==> inputs of run M <==
// top_module_d11
module top_module_d11(
    i_clk,
    i_reset,
    i_start,
    i_load,
    i_enc_dec,
    i_pt1,
    i_pt2,
    i_key1,
    i_key2,
    i_r,
    o_ct1,
    o_ct2,
    o_done
);
Settings: LEC_CHECK=0, CAP_MARGIN=20, CORE_ASPECT_RATIO=0.72, CORE_MARGIN=2, CORE_UTILIZATION=72, CTS_CLUSTER_DIAMETER=347, CTS_CLUSTER_SIZE=37, HOLD_SLACK_MARGIN=0.3, PLACE_DENSITY_LB_ADDON=0.05, SETUP_SLACK_MARGIN=1.47, SLEW_MARGIN=20; clock period 5.15 ns.
run.sh (not shown) runs the stock make flow with config.mk's settings and CLKGATE_MAP_FILE=.
==> inputs of run D, as changes to run M <==
==> flow/config.mk (replaced) <==
export PLATFORM = sky130hd
export DESIGN_NAME = top_module_d11
export DESIGN_NICKNAME = top_module_d11
export VERILOG_FILES = /design/flow/design.v
export SDC_FILE = /design/flow/constraint.sdc
export NUM_CORES = 4
export LEC_CHECK = 0
export CAP_MARGIN = 20
export CORE_MARGIN = 2
export CORE_UTILIZATION = 72
export CTS_CLUSTER_DIAMETER = 178
export CTS_CLUSTER_SIZE = 99
export PLACE_DENSITY = 0.41
export SETUP_SLACK_MARGIN = 0.77
export SLEW_MARGIN = 20
export TNS_END_PERCENT = 5
==> flow/constraint.sdc (replaced) <==
create_clock -name core_clock -period 3.38 [get_ports {i_clk}]
set_input_delay 0.6760 -clock core_clock [delete_from_list [all_inputs] [get_ports {i_clk}]]
set_output_delay 0.6760 -clock core_clock [all_outputs]
set_load 0.01 [all_outputs]
==> Slide: Implementation Results <==
Run Summary

Outcome
  – Outcome: stopped before the end
  – Stopping stage: global routing
  – First error: [ERROR GRT-0232] Routing congestion too high. Check the congestion heatmap in the GUI.

Clock tree
  – Cts bufs inserted: 28
  – Post-CTS setup buffer count: 103

Global routing
  – Met2 Resource Use GR: 1.369
  – GRT Util Overall: 1.134
  – Remaining Overflow, GRT: between 9k and 10k

Floorplanning
  – Fp_density: 0.7310
  – Core ar.: 0.07881 mm^2
-- figures above: run M

==> Slide: Implementation Results <==
Run Summary

Global routing
  – Met2 Resource Use GR: 0.9632
  – Remaining Overflow, GRT: 184
  – GRT Util Overall: 0.8022

Outcome
  – First error: [ERROR GRT-0116] Global routing finished with congestion. Check the congestion regions in the DRC Viewer.
  – Stopping stage: global routing
  – Outcome: stopped before the end

Floorplanning
  – Core ar.: 0.07913 mm^2
  – Fp_density: 0.7281
-- figures above: run D


---

==> inputs of run a <==
top_module_d11 again, from the RTL that the note above started with.
export LEC_CHECK = 0
export ABC_AREA = 0
export CAP_MARGIN = 0
export CELL_PAD_IN_SITES_GLOBAL_PLACEMENT = 0
export CORE_ASPECT_RATIO = 0.71
export CORE_MARGIN = 2
export CORE_UTILIZATION = 68
export CTS_CLUSTER_DIAMETER = 364
export HOLD_SLACK_MARGIN = 0.01
export SETUP_SLACK_MARGIN = -0.22
export SLEW_MARGIN = 25
export TNS_END_PERCENT = 5
create_clock -name core_clock -period 4.24 [get_ports {i_clk}]
==> inputs of run b, as changes to run a <==
==> flow/config.mk (replaced) <==
export PLATFORM = sky130hd
export DESIGN_NAME = top_module_d11
export DESIGN_NICKNAME = top_module_d11
export VERILOG_FILES = /design/flow/design.v
export SDC_FILE = /design/flow/constraint.sdc
export NUM_CORES = 4
export LEC_CHECK = 0
export CAP_MARGIN = 20
export CORE_MARGIN = 2
export CORE_UTILIZATION = 67
export CTS_CLUSTER_SIZE = 35
export MAX_ROUTING_LAYER = met4
export SLEW_MARGIN = 20
==> flow/constraint.sdc (replaced) <==
create_clock -name core_clock -period 4.04 [get_ports {i_clk}]
set_input_delay 0.8080 -clock core_clock [delete_from_list [all_inputs] [get_ports {i_clk}]]
set_output_delay 0.8080 -clock core_clock [all_outputs]
set_load 0.01 [all_outputs]
==> inputs of run c, as changes to run a <==
==> flow/config.mk (replaced) <==
export PLATFORM = sky130hd
export DESIGN_NAME = top_module_d11
export DESIGN_NICKNAME = top_module_d11
export VERILOG_FILES = /design/flow/design.v
export SDC_FILE = /design/flow/constraint.sdc
export NUM_CORES = 4
export LEC_CHECK = 0
export ABC_AREA = 0
export CAP_MARGIN = 25
export CELL_PAD_IN_SITES_GLOBAL_PLACEMENT = 0
export CORE_ASPECT_RATIO = 1.05
export CORE_MARGIN = 2
export CORE_UTILIZATION = 55
export CTS_CLUSTER_DIAMETER = 134
export HOLD_SLACK_MARGIN = 0.01
export PLACE_DENSITY = 0.58
export SLEW_MARGIN = 25
==> flow/constraint.sdc (replaced) <==
create_clock -name core_clock -period 3.51 [get_ports {i_clk}]
set_input_delay 0.7020 -clock core_clock [delete_from_list [all_inputs] [get_ports {i_clk}]]
set_output_delay 0.7020 -clock core_clock [all_outputs]
set_load 0.01 [all_outputs]
==> qor summary <==
item	run b	run c	run a
Total of fill cells in the finished design	-	5610	4259
Core Box Area	85100 um2	104000 um2	83500 um2
Max-slew violations	-	0	0
Result of the run	aborted with a tool error	failed layout checks	failed layout checks
Last stage reached	global routing (5_1_grt)	-	-
Violated checks	-	negative setup slack	negative setup slack
Type of origin of the critical path	-	flip-flop	flip-flop
Number of endpoints with negative hold slack in the final report	-	0	0
Post-route worst hold slack	-	0.320 ns	0.515 ns
Resized Gates After CTS	607	1513	101
Die X	297 um	320 um	349 um
Signal buf overhead	-	20.8%	14.2%
Transition time at the pin with the least slew margin	-	1.17 ns	1.17 ns
Fraction of the cycle the final worst path needs	-	119%	112%
Final core utilization	-	84.1%	85.9%
Worst setup slack for register-to-register paths	-	-0.53 ns	-0.20 ns
Beginning of the critical path	-	rnd_cnt[1]$_DFFE_PP1P_	rnd_cnt[0]$_DFFE_PP0P_
Layout Area Growth over Synthesis	-	51.3%	24.6%
Number of max-cap violations	-	0	0
Proportion of cell area spent on the clock network	-	3.93%	4.36%
Slowest library cell on the worst path	-	sky130_fd_sc_hd__dfstp_2	sky130_fd_sc_hd__clkdlybuf4s50_1
Share of the final layout cell area in multi-input gates	-	47.7%	48.4%
Count of endpoints failing setup in the final report	-	255	122

---

==> inputs of 11-16 <==
top_module_d11 again, from the RTL that the note above started with.
make LEC_CHECK=0 CAP_MARGIN=0 CORE_MARGIN=2 CORE_UTILIZATION=72 CTS_CLUSTER_DIAMETER=355 CTS_CLUSTER_SIZE=46 MAX_ROUTING_LAYER=met4 PLACE_DENSITY=0.66 SETUP_SLACK_MARGIN=1.28 SLEW_MARGIN=20 finish   # period 4.61 ns
==> 12-18 (differences from 11-16) <==
- CAP_MARGIN: 0 -> 20
- CORE_UTILIZATION: 72 -> 66
- CTS_CLUSTER_DIAMETER: 355 -> not set
- CTS_CLUSTER_SIZE: 46 -> 41
- PLACE_DENSITY: 0.66 -> not set
- SETUP_SLACK_MARGIN: 1.28 -> -0.3
==> flow/constraint.sdc (replaced) <==
create_clock -name core_clock -period 4.09 [get_ports {i_clk}]
set_input_delay 0.8180 -clock core_clock [delete_from_list [all_inputs] [get_ports {i_clk}]]
set_output_delay 0.8180 -clock core_clock [all_outputs]
set_load 0.01 [all_outputs]
==> 11-23 (differences from 11-16) <==
- CAP_MARGIN: 0 -> 20
- CORE_UTILIZATION: 72 -> 65
- CTS_CLUSTER_DIAMETER: 355 -> not set
- CTS_CLUSTER_SIZE: 46 -> not set
- MAX_ROUTING_LAYER: met4 -> not set
- PLACE_DENSITY: 0.66 -> not set
- SETUP_SLACK_MARGIN: 1.28 -> 0.1
==> flow/constraint.sdc (replaced) <==
create_clock -name core_clock -period 5.75 [get_ports {i_clk}]
set_input_delay 1.1500 -clock core_clock [delete_from_list [all_inputs] [get_ports {i_clk}]]
set_output_delay 1.1500 -clock core_clock [all_outputs]
set_load 0.01 [all_outputs]
==> 11-05 (differences from 11-16) <==
- CAP_MARGIN: 0 -> 20
- CORE_UTILIZATION: 72 -> 66
- CTS_CLUSTER_DIAMETER: 355 -> not set
- CTS_CLUSTER_SIZE: 46 -> not set
- PLACE_DENSITY: 0.66 -> not set
- SETUP_SLACK_MARGIN: 1.28 -> 1.14
==> flow/constraint.sdc (replaced) <==
create_clock -name core_clock -period 3.97 [get_ports {i_clk}]
set_input_delay 0.7940 -clock core_clock [delete_from_list [all_inputs] [get_ports {i_clk}]]
set_output_delay 0.7940 -clock core_clock [all_outputs]
set_load 0.01 [all_outputs]
==> results <==
Status: 12-18 failed layout checks; 11-16 aborted with a tool error; 11-05 aborted with a tool error; 11-23 complete, no violations
Stage where the flow stopped: 12-18 -; 11-16 global routing; 11-05 global routing; 11-23 -
Violated checks: 12-18 max-capacitance violations, max-slew violations, negative setup slack; 11-16 -; 11-05 -; 11-23 -
Post-Layout Inst Area: 12-18 0.0746 mm2; 11-16 -; 11-05 -; 11-23 0.0690 mm2
Met3 routed WL: 12-18 46.5 mm; 11-16 -; 11-05 -; 11-23 28.6 mm
Postcts setup bufs: 12-18 46; 11-16 186; 11-05 151; 11-23 0
Cell row count: 12-18 108; 11-16 103; 11-05 108; 11-23 109
Number of nets with antenna violations after detailed routing: 12-18 0; 11-16 -; 11-05 -; 11-23 0
Tightest slew margin relative to the limit: 12-18 -0.240; 11-16 -; 11-05 -; 11-23 0.102
Post-detailed-placement cell area: 12-18 0.0689 mm2; 11-16 0.0670 mm2; 11-05 0.0699 mm2; 11-23 0.0656 mm2
Endpoint kind of the worst setup timing path: 12-18 flop; 11-16 -; 11-05 -; 11-23 primary output
Routed vias/inst: 12-18 6.89; 11-16 -; 11-05 -; 11-23 6.28
DR WL/cell: 12-18 33.6 um; 11-16 -; 11-05 -; 11-23 29.4 um
TritonCTS Buffers: 12-18 95; 11-16 23; 11-05 97; 11-23 97
Routed vias: 12-18 56300; 11-16 -; 11-05 -; 11-23 48200
Max stage delay on crit path: 12-18 0.95 ns; 11-16 -; 11-05 -; 11-23 0.64 ns
Final tally of hold violations: 12-18 0; 11-16 -; 11-05 -; 11-23 0

---

==> job 4602 <==
top_module_d11 again, from the RTL that the note above started with.
// top_module_d11
module top_module_d11(
    i_clk,
    i_reset,
    i_start,
    i_load,
    i_enc_dec,
    i_pt1,
    i_pt2,
    i_key1,
    i_key2,
    i_r,
    o_ct1,
    o_ct2,
    o_done
);
Settings: LEC_CHECK=0, ABC_AREA=0, CAP_MARGIN=25, CELL_PAD_IN_SITES_GLOBAL_PLACEMENT=3, CORE_ASPECT_RATIO=1.46, CORE_MARGIN=2, CORE_UTILIZATION=72, CTS_CLUSTER_DIAMETER=134, CTS_CLUSTER_SIZE=14, HOLD_SLACK_MARGIN=0.01, SETUP_SLACK_MARGIN=0.58, SLEW_MARGIN=25; clock period 2.4 ns.
==> job 9838: changes against job 4602 <==
Settings changed: ABC_AREA 0 to not set, CAP_MARGIN 25 to 20, CELL_PAD_IN_SITES_GLOBAL_PLACEMENT 3 to not set, CORE_ASPECT_RATIO 1.46 to not set, CORE_UTILIZATION 72 to 40, CTS_CLUSTER_DIAMETER 134 to not set, CTS_CLUSTER_SIZE 14 to not set, HOLD_SLACK_MARGIN 0.01 to not set, SETUP_SLACK_MARGIN 0.58 to 0.1, SLEW_MARGIN 25 to 20.
==> flow/constraint.sdc (replaced) <==
create_clock -name core_clock -period 5.75 [get_ports {i_clk}]
set_input_delay 1.1500 -clock core_clock [delete_from_list [all_inputs] [get_ports {i_clk}]]
set_output_delay 1.1500 -clock core_clock [all_outputs]
set_load 0.01 [all_outputs]
==> job 7842: changes against job 4602 <==
Settings changed: CAP_MARGIN 25 to 0, CELL_PAD_IN_SITES_GLOBAL_PLACEMENT 3 to 0, CORE_ASPECT_RATIO 1.46 to 1.15, CTS_CLUSTER_DIAMETER 134 to 57, CTS_CLUSTER_SIZE 14 to 57, PLACE_DENSITY_LB_ADDON set to 0.0, SETUP_SLACK_MARGIN 0.58 to 0.7, SLEW_MARGIN 25 to 15, TNS_END_PERCENT set to 40.
==> results.tsv <==
metric	value	unit
Initial Util	0.725	
Die H	346	um
status	did not finish	
Run Error	[ERROR GPL-0301] Utilization 142.754 % exceeds 100%.	
core footprint	0.0795	mm^2
Last stage	global placement without I/O	
width of the die	238	um
yosys stat chip area	0.0576	mm^2
Syn Area/Cell	9.83	um^2
top cell type's share of synthesized area	0.200	
Core Rows	125	
# the run above: job 4602

==> results.tsv <==
metric	value	unit
yosys stat chip area	0.0576	mm^2
Run Error	[ERROR DPL-0038] Utilization greater than 100%, impossible to legalize	
Last stage	clock tree synthesis	
most common cell in the netlist	xnor2_1	
Initial Util	0.725	
top cell type's share of synthesized area	0.200	
status	did not finish	
Die H	307	um
Core Rows	111	
Syn Area/Cell	9.83	um^2
Synth flops	907	
# the run above: job 7842

==> results.tsv <==
metric	value	unit
Core Rows	139	
yosys stat chip area	0.0576	mm^2
HP Class	reg -> reg	
status	complete, no violations	
core footprint	0.143	mm^2
Initial Util	0.402	
Die H	384	um
top cell type's share of synthesized area	0.200	
width of the die	384	um
# the run above: job 9838


---

==> inputs of 05-04 <==
Starting RTL as in the previous note.
Settings: LEC_CHECK=0, CAP_MARGIN=20, CORE_MARGIN=2, CORE_UTILIZATION=72, CTS_CLUSTER_DIAMETER=347, CTS_CLUSTER_SIZE=37, HOLD_SLACK_MARGIN=0.3, PLACE_DENSITY_LB_ADDON=0.05, SETUP_SLACK_MARGIN=0.86, SLEW_MARGIN=20; clock period 3.34 ns.
==> inputs of 09-16, as changes to 05-04 <==
Settings changed: CTS_CLUSTER_DIAMETER 347 to 178, CTS_CLUSTER_SIZE 37 to 99, HOLD_SLACK_MARGIN 0.3 to not set, SETUP_SLACK_MARGIN 0.86 to 1.0, TNS_END_PERCENT set to 5.
==> flow/constraint.sdc (replaced) <==
create_clock -name core_clock -period 3.37 [get_ports {i_clk}]
set_input_delay 0.6740 -clock core_clock [delete_from_list [all_inputs] [get_ports {i_clk}]]
set_output_delay 0.6740 -clock core_clock [all_outputs]
set_load 0.01 [all_outputs]
==> results <==
metric	09-16	05-04
Cell area after synthesis	57610 sq um	57610 sq um
Cell area after placement	71520 sq um	72080 sq um
Area of the chip	82290 sq um	82290 sq um
Synthesis area per yosys	57610 sq um	57610 sq um
Run status	stopped before the end	stopped before the end
Stage where the flow stopped	5_1_grt	4_1_cts
Weighted congestion at the end of routability-driven global placement	1.242	1.154
Placed wire-length estimate	188300 um	189600 um
Yosys aoi share	0.09002	0.09002
IO Pins	710	710
Number of buffers added on ports	709	709
XOR/XNOR Area Share	0.3058	0.3058
Register area share after synthesis	0.3829	0.3829
Yosys top cell area share	0.2002	0.2002
Floorplan Core Area	79130 sq um	79130 sq um
Synth async-reset ratio	0.01213	0.01213
Net count after synthesis	6480	6480
Count of unique library cells instantiated by Yosys	95	95
Biggest area consumer among synthesized cells	sky130_fd_sc_hd__xnor2_1	sky130_fd_sc_hd__xnor2_1
Pre-CTS setup slack	-777.9 ps	-847.1 ps
Placed Instances	8106	8067
Post-synthesis cell type with the largest instance count	sky130_fd_sc_hd__xnor2_1	sky130_fd_sc_hd__xnor2_1

---

==> job 3535 <==
top_module_d11 again, from the RTL that the note above started with.
export LEC_CHECK = 0
export ABC_AREA = 1
export CAP_MARGIN = 20
export CORE_MARGIN = 2
export CORE_UTILIZATION = 72
export CTS_CLUSTER_DIAMETER = 374
export CTS_CLUSTER_SIZE = 99
export PLACE_DENSITY = 0.37
export SETUP_SLACK_MARGIN = 0.1
export SLEW_MARGIN = 20
create_clock -name core_clock -period 3.57 [get_ports {i_clk}]
==> job 2855: changes against job 3535 <==
--- a/flow/config.mk
+++ b/flow/config.mk
@@ -10,7 +10,4 @@
 export CORE_MARGIN = 2
-export CORE_UTILIZATION = 72
-export CTS_CLUSTER_DIAMETER = 374
-export CTS_CLUSTER_SIZE = 99
-export PLACE_DENSITY = 0.37
-export SETUP_SLACK_MARGIN = 0.1
+export CORE_UTILIZATION = 58
+export CTS_CLUSTER_DIAMETER = 253
 export SLEW_MARGIN = 20
==> flow/constraint.sdc (replaced) <==
create_clock -name core_clock -period 3.7 [get_ports {i_clk}]
set_input_delay 0.7400 -clock core_clock [delete_from_list [all_inputs] [get_ports {i_clk}]]
set_output_delay 0.7400 -clock core_clock [all_outputs]
set_load 0.01 [all_outputs]
==> job 6448: changes against job 3535 <==
--- a/flow/config.mk
+++ b/flow/config.mk
@@ -7,9 +7,5 @@
 export LEC_CHECK = 0
-export ABC_AREA = 1
 export CAP_MARGIN = 20
 export CORE_MARGIN = 2
-export CORE_UTILIZATION = 72
-export CTS_CLUSTER_DIAMETER = 374
-export CTS_CLUSTER_SIZE = 99
-export PLACE_DENSITY = 0.37
+export CORE_UTILIZATION = 40
 export SETUP_SLACK_MARGIN = 0.1
==> flow/constraint.sdc (replaced) <==
create_clock -name core_clock -period 5.57 [get_ports {i_clk}]
set_input_delay 1.1140 -clock core_clock [delete_from_list [all_inputs] [get_ports {i_clk}]]
set_output_delay 1.1140 -clock core_clock [all_outputs]
set_load 0.01 [all_outputs]
==> flow_metrics.tcl <==
# implementation run metrics
set metrics [dict create \
    result_of_the_run "stopped before the end" \
    stop_stage "5_1_grt" \
    stop_error "[ERROR GRT-0116] Global routing finished with congestion. Check the congestion regions in the DRC Viewer." \
    grt_use_total_pct 83.8 \
    cts_made_buffers 13 \
    compound_area_share_pct 8.99 \
    dieArea_sq_um 86100 \
    yosys.stat.seqShare_pct 36.6 \
    synth.mux.area_fraction_pct 3.76 \
    post_synth_inst_count 7808 \
    ctsResizeCount 723 \
    synthXorXnorAreaFrac_pct 21.0 \
    die_width_um 293 \
    synth_simple_gate_area_share_pct 22.6 \
]
the above is filed under job 3535

==> flow_metrics.tcl <==
# flow metrics
set metrics [dict create \
    final_setup_violation_count 242 \
    grt_use_total_pct 52.2 \
    yosys.stat.seqShare_pct 36.6 \
    cts_made_buffers 102 \
    ys_seq_elements 907 \
    synth_simple_gate_area_share_pct 22.6 \
    dieArea_sq_um 107000 \
    post_synth_inst_count 7808 \
    die_width_um 326 \
    result_of_the_run "failed layout checks" \
    failed_checks "negative setup slack" \
    postLayoutSetupSlackWorst_ns -1.17 \
]
the above is filed under job 2855

==> flow_metrics.tcl <==
# flow metrics
set metrics [dict create \
    result_of_the_run "no timing/DRC/antenna violations" \
    synth.mux.area_fraction_pct 9.32 \
    dieArea_sq_um 147000 \
    post_synth_inst_count 5861 \
    synth_simple_gate_area_share_pct 8.60 \
    synthXorXnorAreaFrac_pct 30.6 \
    yosys.stat.seqShare_pct 38.3 \
]
the above is filed under job 6448

